==> exp/delta <==
==> flow/design.v <==
module mapper #(
    parameter DIM4_WIDTH = 8,  
    parameter DIM3_WIDTH = 8, 
    parameter DIM2_WIDTH = 8,  
    parameter DIM1_WIDTH = 8,
    parameter IDX4_WIDTH = 8,  
    parameter IDX3_WIDTH = 8, 
    parameter IDX2_WIDTH = 8,  
    parameter IDX1_WIDTH = 8,
    parameter ROW_MAJOR = 1,   
    parameter ADDR_WIDTH = 32 
)( 
    input  logic                        clk,            
    input  logic                        rst,            
    input  logic [DIM4_WIDTH - 1:0]     dim4, 
    input  logic [DIM3_WIDTH - 1:0]     dim3, 
    input  logic [DIM2_WIDTH - 1:0]     dim2,
    input  logic [DIM1_WIDTH - 1:0]     dim1,
    input  logic [IDX4_WIDTH - 1:0]     idx4,
    input  logic [IDX3_WIDTH - 1:0]     idx3, 
    input  logic [IDX2_WIDTH - 1:0]     idx2,
    input  logic [IDX1_WIDTH - 1:0]     idx1,
    input  logic [ADDR_WIDTH - 1:0]     base_addr,
    output logic [ADDR_WIDTH - 1:0]     addr
);
    logic [ADDR_WIDTH - 1:0] mult1_result, mult2_result, mult3_result;
    logic [ADDR_WIDTH - 1:0] dim3_dim2_dim1, dim2_dim1;
    logic [ADDR_WIDTH - 1:0] addr_temp;
    generate
        if (ROW_MAJOR) begin : row_major_block
            always_ff @(posedge clk or posedge rst) begin
                if (rst) begin
                    dim2_dim1 <= '0;
                    dim3_dim2_dim1 <= '0;
                end else begin
                    dim2_dim1 <= dim2 * dim1;
                    dim3_dim2_dim1 <= dim3 * dim2 * dim1;
                end
            end
            always_ff @(posedge clk or posedge rst) begin
                if (rst) begin
                    mult1_result <= '0;
                    mult2_result <= '0;
                    mult3_result <= '0;
                end else begin
                    mult1_result <= idx4 * dim3_dim2_dim1;
                    mult2_result <= idx3 * dim2_dim1;
                    mult3_result <= idx2 * dim1;
                end
            end
            always_ff @(posedge clk or posedge rst) begin
                if (rst) begin
                    addr_temp <= '0;
                end else begin
                    addr_temp <= base_addr + mult1_result + mult2_result + mult3_result + idx1;
                end
            end
        end else begin : column_major_block
            always_ff @(posedge clk or posedge rst) begin
                if (rst) begin
                    dim2_dim1 <= '0;
                    dim3_dim2_dim1 <= '0;
                end else begin
                    dim2_dim1 <= dim2 * dim1;
                    dim3_dim2_dim1 <= dim3 * dim2 * dim1;
                end
            end
            always_ff @(posedge clk or posedge rst) begin
                if (rst) begin
                    mult1_result <= '0;
                    mult2_result <= '0;
                    mult3_result <= '0;
                end else begin
                    mult1_result <= idx4 * dim3_dim2_dim1;
                    mult2_result <= idx3 * dim2_dim1;
                    mult3_result <= idx1 * dim2;
                end
            end
            always_ff @(posedge clk or posedge rst) begin
                if (rst) begin
                    addr_temp <= '0;
                end else begin
                    addr_temp <= base_addr + mult1_result + mult2_result + mult3_result + idx2;
                end
            end
        end
    endgenerate
    assign addr = addr_temp;
endmodule
==> flow/run.sh <==
#!/bin/bash
# the make line also repeats each setting of config.mk as NAME=value (left out here)
make -C /OpenROAD-flow-scripts/flow DESIGN_CONFIG=/design/flow/config.mk WORK_HOME=/design/flow/orfs CLKGATE_MAP_FILE= finish
==> flow/config.mk <==
export PLATFORM = sky130hd
export DESIGN_NAME = mapper
export DESIGN_NICKNAME = mapper
export VERILOG_FILES = /design/flow/design.v
export SDC_FILE = /design/flow/constraint.sdc
export NUM_CORES = 4
export LEC_CHECK = 0
export ABC_AREA = 1
export CAP_MARGIN = 20
export CORE_MARGIN = 2
export CORE_UTILIZATION = 65
export CTS_CLUSTER_DIAMETER = 375
export CTS_CLUSTER_SIZE = 100
export SLEW_MARGIN = 20
export TNS_END_PERCENT = 10
==> flow/constraint.sdc <==
create_clock -name core_clock -period 10.1 [get_ports {clk}]
set_input_delay 2.0200 -clock core_clock [delete_from_list [all_inputs] [get_ports {clk}]]
set_output_delay 2.0200 -clock core_clock [all_outputs]
set_load 0.01 [all_outputs]
==> exp/nickel (differences from exp/delta) <==
Settings changed: ABC_AREA 1 to 0, CORE_UTILIZATION 65 to 59, CTS_CLUSTER_DIAMETER 375 to 361, CTS_CLUSTER_SIZE 100 to 99, MAX_ROUTING_LAYER from default to met4, PLACE_DENSITY from default to 0.83, TNS_END_PERCENT 10 to default.
==> flow/constraint.sdc (replaced) <==
create_clock -name core_clock -period 12.0 [get_ports {clk}]
set_input_delay 2.4000 -clock core_clock [delete_from_list [all_inputs] [get_ports {clk}]]
set_output_delay 2.4000 -clock core_clock [all_outputs]
set_load 0.01 [all_outputs]
==> results.cfg <==
; flow metrics
[floorplanning]
core_um2 = 44000

[cells_and_area]
sh_comb_area_pct = 67.7
final_cell_area_um2 = 31100

[critical_path]
crit_arrival_ps = 9660

[status]
outcome = finished clean

[placement]
hpwl_mm = 57.5
-- figures above: exp/delta

==> results.cfg <==
; flow metrics
[status]
outcome = finished clean

[placement]
hpwl_mm = 47.4

[sta]
setup_slack_ps = 1180
setup_tns_ps = 0

[cells_and_area]
sh_comb_area_pct = 72.4
final_cell_area_um2 = 28700

[logic_synthesis]
synth_flops = 144

[critical_path]
crit_arrival_ps = 11150
-- figures above: exp/nickel

